Setup of run 1:
// uSFFT
module uSFFT #(
    parameter BITWIDTH = 8,
    parameter BINPUT = 2
) (
    input wire iClk,
    input wire iRstN,
    input wire loadW,
    input wire iClr,
    input wire iAReal0,
    input wire iAImg0,
    input wire iAReal1,
    input wire iAImg1,
    input wire iBReal0,
    input wire iBImg0,
    input wire iBReal1,
    input wire iBImg1,
    input wire [BITWIDTH-1:0] iwReal,
    input wire [BITWIDTH-1:0] iwImg,
    output wire oCReal0,
    output wire oCImg0,
    output wire oCReal1,
    output wire oCImg1,
    output wire oDReal0,
    output wire oDImg0,
    output wire oDReal1,
    output wire oDImg1
);
Size: roughly 3,200 cells after synthesis, about 600 flip-flops, ~36 I/O pins.
make LEC_CHECK=0 CAP_MARGIN=35 CELL_PAD_IN_SITES_DETAIL_PLACEMENT=0 CORE_MARGIN=2 CORE_UTILIZATION=72 CTS_CLUSTER_SIZE=41 GPL_ROUTABILITY_DRIVEN=1 PLACE_DENSITY=0.36 SLEW_MARGIN=20 TNS_END_PERCENT=90 finish   # period 1.72 ns
run.sh (not shown) runs the stock make flow with config.mk's settings and CLKGATE_MAP_FILE=.
Run 1 failed in global routing with ODB-0269.
Inputs modified between run 1 and run 2:
Settings: ABC_AREA: unset -> 1; SETUP_SLACK_MARGIN: unset -> -0.15; the clock period (ns, I/O delays scaled along): 1.72 -> 1.56.
[summary]
In run 2 the implementation ran to completion but is not tape-out ready, as the final checks report negative setup slack.
Run 1 has lower cell total after placement than run 2.
Between run 2 and run 1, it is run 2 whose post-CTS resize count is lower, by 100.
Run 2 against run 1: chip area line of the yosys report moved up; and-or/or-and share of the synthesized area increased by 3.4 points relative to the old numbers; sequential element share of the synthesized area lost 2.0 points; core outline area +4.8%; net count after synthesis went up by 24%.
> inputs changed (run 2 -> run 3)
Settings: TNS_END_PERCENT: 90 -> unset; CTS_CLUSTER_SIZE: 41 -> unset; ABC_AREA: 1 -> unset; CAP_MARGIN: 35 -> 20; SETUP_SLACK_MARGIN: -0.15 -> unset; GPL_ROUTABILITY_DRIVEN: 1 -> unset; CELL_PAD_IN_SITES_DETAIL_PLACEMENT: 0 -> unset; PLACE_DENSITY: 0.36 -> unset; the clock period (ns, I/O delays scaled along): 1.56 -> 3.24.
==> comparison <==
Across both runs, non-filler instance count after layout was lower for run 3 than for run 2.
Run 3 vs. run 2: area enclosed by the die boundary went down about 4%; synthesized cell count now sits lower.
Although run 3 finished all stages, its layout failed final checks on negative hold slack.
When the final numbers for run 2 and run 3 were put side by side, the final number of hold-violating endpoints turned out to be smaller in run 2.
Re largest fanout on the critical path: run 3 is 4 up on run 2.
The total detailed-routing wirelength in run 3 sits about 20% below the value recorded for run 2.
Modified inputs, run 4 compared to run 3
Settings: swapping 72 for 57 in CORE_UTILIZATION; swapping 3.24 for 3.03 in the clock period (ns, I/O delays scaled along).
Findings:
Every stage of the flow completed for run 4, and the final layout passed the timing, design-rule and antenna checks. Against run 3, total internal power in run 4 rose by more than 10%. The core utilization in run 4 sits 16 points below the value recorded for run 3. Run 4 ended up with a lower maximum ir drop on the vdd rail than run 3 did. Count of non-CTS buffers in the layout (run 4 over run 3): increase, about 18%. Total die size: run 4 worse than run 3.

========
Starting RTL as in the previous note.
clock: 1.68 ns
lec_check: 0
abc_area: 1
cap_margin: 5
cell_pad_in_sites_detail_placement: 0
core_margin: 2
core_utilization: 72
cts_cluster_size: 44
gpl_routability_driven: 0
slew_margin: 20
tns_end_percent: 90
The first run finished with negative setup slack left.
Next try:
CAP_MARGIN = 20   (was 5)
CELL_PAD_IN_SITES_DETAIL_PLACEMENT = unset   (was 0)
CORE_UTILIZATION = 70   (was 72)
CTS_CLUSTER_DIAMETER = 364   (was unset)
CTS_CLUSTER_SIZE = 16   (was 44)
GPL_ROUTABILITY_DRIVEN = unset   (was 0)
SETUP_SLACK_MARGIN = -0.16   (was unset)
TNS_END_PERCENT = unset   (was 90)
The new run completed, yet does not pass: negative setup slack; power fell by 14%; clock skew fell by 12 ps; non-clock buffer count fell by 38; first-iteration DRC count fell by 30%; global-route usage fell by 3.1 points.
Next try:
ABC_AREA = unset   (was 1)
CORE_UTILIZATION = 40   (was 70)
CTS_CLUSTER_DIAMETER = unset   (was 364)
CTS_CLUSTER_SIZE = unset   (was 16)
SETUP_SLACK_MARGIN = unset   (was -0.16)
clock period = 4.0 ns   (was 1.68 ns; I/O delays follow)
Result: This time the run produced a clean layout. Synthesized cell count falls by 21%. Non-clock buffer count falls by 345. Synthesized area falls by 4.3%.
Next try:
SETUP_SLACK_MARGIN = -0.28   (was unset)
clock period = 3.03 ns   (was 4.0 ns; I/O delays follow)
What happened: Clock-buffer cell count rose by 2; clock skew rose by 11 ps; worst hold slack gets better by 240 ps; cell area rose by 0.44%; area after synthesis stays the same; global-route usage rose by 0.39 points; via count barely changes; sequential share of layout area fell by 0.18 points.

========
Setup of run a:
uSFFT again, from the RTL that the note above started with.
clock: 1.72 ns
lec_check: 0
cap_margin: 35
cell_pad_in_sites_detail_placement: 0
core_margin: 2
core_utilization: 72
cts_cluster_size: 41
gpl_routability_driven: 1
place_density: 0.36
setup_slack_margin: 0.47
slew_margin: 20
tns_end_percent: 90
Seen in the log of run a: DPL-0038 during global routing (5_1_grt), after which the run never completed.
### run a -> run b
- setting ABC_AREA to 1 for the first time
- changing GPL_ROUTABILITY_DRIVEN from 1 to 0
- removing PLACE_DENSITY (formerly 0.36)
- changing CAP_MARGIN from 35 to 5
- changing CTS_CLUSTER_SIZE from 41 to 44
- changing SETUP_SLACK_MARGIN from 0.47 to -0.12
- changing the clock period (ns, I/O delays scaled along) from 1.72 to 1.68
Notes after the runs:
- Run a: it failed during global routing (5_1_grt), and the tool reported DPL-0038.
- Although run b finished all stages, its layout failed final checks on negative setup slack.
- Run b ended up with a higher total cell area reported by yosys after synthesis than run a did.
- Diff run a -> run b: mux contribution to synthesized area held; area fraction in and, or, nand and nor cells after synthesis went up 3.1 points.
- Summary of run b over run a: number of buffers inserted during clock tree synthesis rose by 6, total placed instance area grew by 1.3%, detailed placement HPWL shows an increase of about 3.4%.
- Re area of the die: run b is 2100 sq um up on run a.

========
uSFFT again, from the RTL that the note above started with.
clock: 3.36 ns
lec_check: 0
cap_margin: 20
core_margin: 2
core_utilization: 55
cts_cluster_size: 100
slew_margin: 20
Change:
- CORE_UTILIZATION: 55 -> 40
- CTS_CLUSTER_SIZE: 100 -> unset
- clock period: 3.36 -> 3.03 ns (I/O delays scaled with it)
Outcome:
- The changed run produced a clean layout
- cell count came out higher by 7.0%
- total power came out higher by 9.8%
- global-route usage came out lower by 7.2 points
- area after synthesis is unchanged
- sequential cell count stays the same
- fmax came out higher by 11%
- first-iteration DRC count came out higher by 26%
Change:
- ABC_AREA: unset -> 1
- CORE_UTILIZATION: 40 -> 69
- CTS_CLUSTER_DIAMETER: unset -> 258
- PLACE_DENSITY: unset -> 0.37
- clock period: 3.03 -> 1.51 ns (I/O delays scaled with it)
The changed run finished but failed the layout checks on negative setup slack. Synthesized area is higher by about 4.5%. Non-clock buffer count increases by 511. Wire length grows by 85%.

========
## v29
Starting RTL as in the previous note.
Design uSFFT, start of the top module:
module uSFFT #(
    parameter BITWIDTH = 8,
    parameter BINPUT = 2
) (
    input wire iClk,
    input wire iRstN,
    input wire loadW,
    input wire iClr,
    input wire iAReal0,
    input wire iAImg0,
    input wire iAReal1,
    input wire iAImg1,
    input wire iBReal0,
    input wire iBImg0,
    input wire iBReal1,
    input wire iBImg1,
    input wire [BITWIDTH-1:0] iwReal,
    input wire [BITWIDTH-1:0] iwImg,
    output wire oCReal0,
    output wire oCImg0,
    output wire oCReal1,
    output wire oCImg1,
    output wire oDReal0,
    output wire oDImg0,
    output wire oDReal1,
    output wire oDImg1
);
make LEC_CHECK=0 CAP_MARGIN=20 CORE_MARGIN=2 CORE_UTILIZATION=16 SLEW_MARGIN=20 finish   # period 5.32 ns
Changes in v17 relative to v29:
Settings: an added SETUP_SLACK_MARGIN of 0.68; a change of CORE_UTILIZATION from 16 to 72; an added PLACE_DENSITY of 0.35; a change of the clock period (ns, I/O delays scaled along) from 5.32 to 2.28.
- On yosys stat chip area, v17 and v29 are neck and neck.
- Taking v29 as the reference point, the combinational fraction of the cell area of v17 rises by 4.3 points.
- Compare v17 and v29 | routed length on met2 lower: v29
- Summary: total power, v17 worse than v29
- Compared with v29, in v17 first-iteration DRC count shows an increase of 1846; final antenna diode count shows a reduction of 4; maximum fanout encountered on the critical timing path shows a reduction of 8.
- In the tables for v17 and v29, finished layout cell area reads lower with v29.
- No crash in v17: every stage finished, but the layout fails its final checks due to negative setup slack.
- Relative contribution of the clock network to total power, v17 and v29: smaller value in v17
- Compared to v29, v17 has number of detailed-routing iterations run before antenna repair 3 higher.
Input changes introduced in v58 (baseline for comparison: v17):
Settings: CORE_UTILIZATION: 72 -> 61; PLACE_DENSITY: 0.35 -> unset; SETUP_SLACK_MARGIN: 0.68 -> 0.8; the clock period (ns, I/O delays scaled along): 2.28 -> 2.95.
Notes after the runs:
v58 ran to completion and came out clean on the timing, design-rule and antenna checks. Although it ran to completion, v17 produced a layout that fails the final checks because of negative setup slack. The area growth from synthesis to layout of v58 falls short of that of v17 by 10 points. Final routed wirelength across all metal layers: v58 lower than v17. Of v17 and v58, v58 shows the lower final cell count, with v17 above it.
The following lists how v20 was set up differently from v58:
Settings: changing SETUP_SLACK_MARGIN from 0.8 to -0.15; setting ABC_AREA to 1 for the first time; changing CORE_UTILIZATION from 61 to 70; setting CTS_CLUSTER_SIZE to 16 for the first time; changing the clock period (ns, I/O delays scaled along) from 2.95 to 1.68.
==> results <==
The effective utilization at floorplan of v20 exceeds that of v58 by 9.3 points.
Final checks on v20, whose flow otherwise completed, came back failing, citing negative setup slack.
Delta (v20 minus v58): signed area change from the synthesized netlist to the final layout increased by 5.5 points relative to the old numbers; switching power as a share of total power increased by 1.8 points relative to the old numbers.
No activity file was given, so power comes from the tool's default toggle rates.
